==> ember <==
## myCPU
module myCPU (
    input  wire         cpu_rst,
    input  wire         cpu_clk,
    output wire [13:0]  inst_addr,
    input  wire [31:0]  inst,
    output wire [31:0]  Bus_addr,
    input  wire [31:0]  Bus_rdata,
    output wire         Bus_wen,
    output wire [31:0]  Bus_wdata
);
wire[31:0] pc;
wire[31:0] npc;
wire[31:0] pc4;
wire[31:0] ID_inst;
wire[31:0] ID_pc4;
wire[1:0] npc_op;
wire rf_we;
wire[1:0] rf_wsel;
wire[2:0] sext_op;
wire alub_sel;
wire dram_we;
wire[3:0] alu_op;
wire[1:0] rf_re;
wire[31:0] ext;
wire[31:0] rD1;
wire[31:0] rD2;
wire[31:0] wD;
wire[1:0] EX_npc_op;
wire EX_ram_we;
wire[3:0] EX_alu_op;
wire EX_alub_sel;
wire EX_rf_we;
wire[1:0] EX_rf_wsel;
wire[4:0] EX_wR;
wire[31:0] EX_pc4;
wire[31:0] EX_rD1;
wire[31:0] EX_rD2;
wire[31:0] EX_ext;
wire[31:0] alu_c;
wire alu_f;
wire MEM_ram_we;
wire MEM_rf_we;
wire[1:0] MEM_rf_wsel;
wire[4:0] MEM_wR;
wire[31:0] MEM_pc4;
wire[31:0] MEM_alu_c;
wire[31:0] MEM_rD2;
wire[31:0] MEM_ext;
wire[31:0] rd;
wire WB_rf_we;
wire[1:0] WB_rf_wsel;
wire[4:0] WB_wR;
wire[31:0] WB_pc4;
wire[31:0] WB_alu_c;
wire[31:0] WB_rd;
wire[31:0] WB_ext;
wire[31:0] new_rD1;
wire[31:0] new_rD2;
wire data_hazard;
wire control_hazard;
pc PC(
  .rst(cpu_rst),
  .clk(cpu_clk),
  .din(npc),
  .data_hazard(data_hazard),
  .control_hazard(control_hazard),
  .pc(pc)
);
npc NPC(
  .op(EX_npc_op),
  .br(alu_f),
  ...
clock: 5.81 ns
lec_check: 0
abc_area: 0
cap_margin: 5
core_aspect_ratio: 0.63
core_margin: 2
core_utilization: 53
cts_cluster_size: 56
gpl_timing_driven: 1
max_routing_layer: met5
min_routing_layer: met2
slew_margin: 20
tns_end_percent: 10
run.sh (not shown) runs the stock make flow with config.mk's settings and CLKGATE_MAP_FILE=.
==> violet: changes against ember <==
ABC_AREA = 1   (was 0)
CAP_MARGIN = 15   (was 5)
CELL_PAD_IN_SITES_DETAIL_PLACEMENT = 2   (was unset)
CORE_ASPECT_RATIO = 0.74   (was 0.63)
CORE_MARGIN = 3   (was 2)
CORE_UTILIZATION = 62   (was 53)
CTS_CLUSTER_SIZE = unset   (was 56)
GPL_ROUTABILITY_DRIVEN = 0   (was unset)
GPL_TIMING_DRIVEN = unset   (was 1)
HOLD_SLACK_MARGIN = 0.13   (was unset)
MAX_ROUTING_LAYER = met4   (was met5)
PLACE_DENSITY = 0.85   (was unset)
SETUP_SLACK_MARGIN = -0.46   (was unset)
TNS_END_PERCENT = unset   (was 10)
==> flow/constraint.sdc (replaced) <==
create_clock -name core_clock -period 10.2 [get_ports {cpu_clk}]
set_input_delay 2.0400 -clock core_clock [delete_from_list [all_inputs] [get_ports {cpu_clk}]]
set_output_delay 2.0400 -clock core_clock [all_outputs]
set_load 0.01 [all_outputs]
==> quartz: changes against ember <==
CAP_MARGIN = 15   (was 5)
CELL_PAD_IN_SITES_DETAIL_PLACEMENT = 2   (was unset)
CELL_PAD_IN_SITES_GLOBAL_PLACEMENT = 1   (was unset)
CORE_ASPECT_RATIO = 0.91   (was 0.63)
CORE_MARGIN = 10   (was 2)
CORE_UTILIZATION = 69   (was 53)
CTS_CLUSTER_DIAMETER = 159   (was unset)
CTS_CLUSTER_SIZE = unset   (was 56)
GPL_ROUTABILITY_DRIVEN = 1   (was unset)
GPL_TIMING_DRIVEN = unset   (was 1)
MAX_ROUTING_LAYER = unset   (was met5)
PLACE_DENSITY_LB_ADDON = 0.11   (was unset)
SETUP_SLACK_MARGIN = 0.25   (was unset)
SLEW_MARGIN = 15   (was 20)
TNS_END_PERCENT = unset   (was 10)
==> flow/constraint.sdc (replaced) <==
create_clock -name core_clock -period 7.47 [get_ports {cpu_clk}]
set_input_delay 1.4940 -clock core_clock [delete_from_list [all_inputs] [get_ports {cpu_clk}]]
set_output_delay 1.4940 -clock core_clock [all_outputs]
set_load 0.01 [all_outputs]
==> summary of the runs <==
Synthesized area is the same in quartz and ember.
Die size: ember > violet > quartz.
quartz ended with an error in detailed placement (3_5_place_dp). violet aborted during detailed placement (3_5_place_dp). ember did not get past global routing (5_1_grt).
In synthesized cell count, ember and quartz do not differ.
==> figures <==
|  | violet | quartz | ember |
|---|---|---|---|
| Syn Std Cell Area | 82800 um2 | 79800 um2 | 79800 um2 |
| Post-Synth Simple-Gate Area | 13.5% | 6.39% | 6.39% |
| Area fraction in xor and xnor cells | 0.614% | 1.22% | 1.22% |
| Number of standard cells reported by yosys | 9529 | 5579 | 5579 |
| Fraction of post-synthesis cell area in the top cell type by area | 37.1% | 38.5% | 38.5% |
| Cell with the most instances after synthesis | sky130_fd_sc_hd__o21ai_0 | sky130_fd_sc_hd__edfxtp_1 | sky130_fd_sc_hd__edfxtp_1 |
| Status | did not finish | did not finish | did not finish |
| Stage where the flow stopped | detailed placement (3_5_place_dp) | detailed placement (3_5_place_dp) | global routing (5_1_grt) |
| Yosys cell types | 63 | 87 | 87 |
| Aoi share | 22.9% | 7.98% | 7.98% |
| Die height | 320 um | 344 um | 312 um |
| Die Footprint | 138000 um2 | 130000 um2 | 154000 um2 |
| MUX area fraction | 0.230% | 23.8% | 23.8% |
| Number of rows created at floorplan | 114 | 118 | 112 |
| Seq/Total Area, Yosys | 52.9% | 54.9% | 54.9% |
| Number of cells produced by synthesis | 9529 | 5579 | 5579 |
| Routability Congestion | - | 1.36 | 1.19 |
| Area share of fa/ha/maj cells after synthesis | 2.50% | 2.59% | 2.59% |
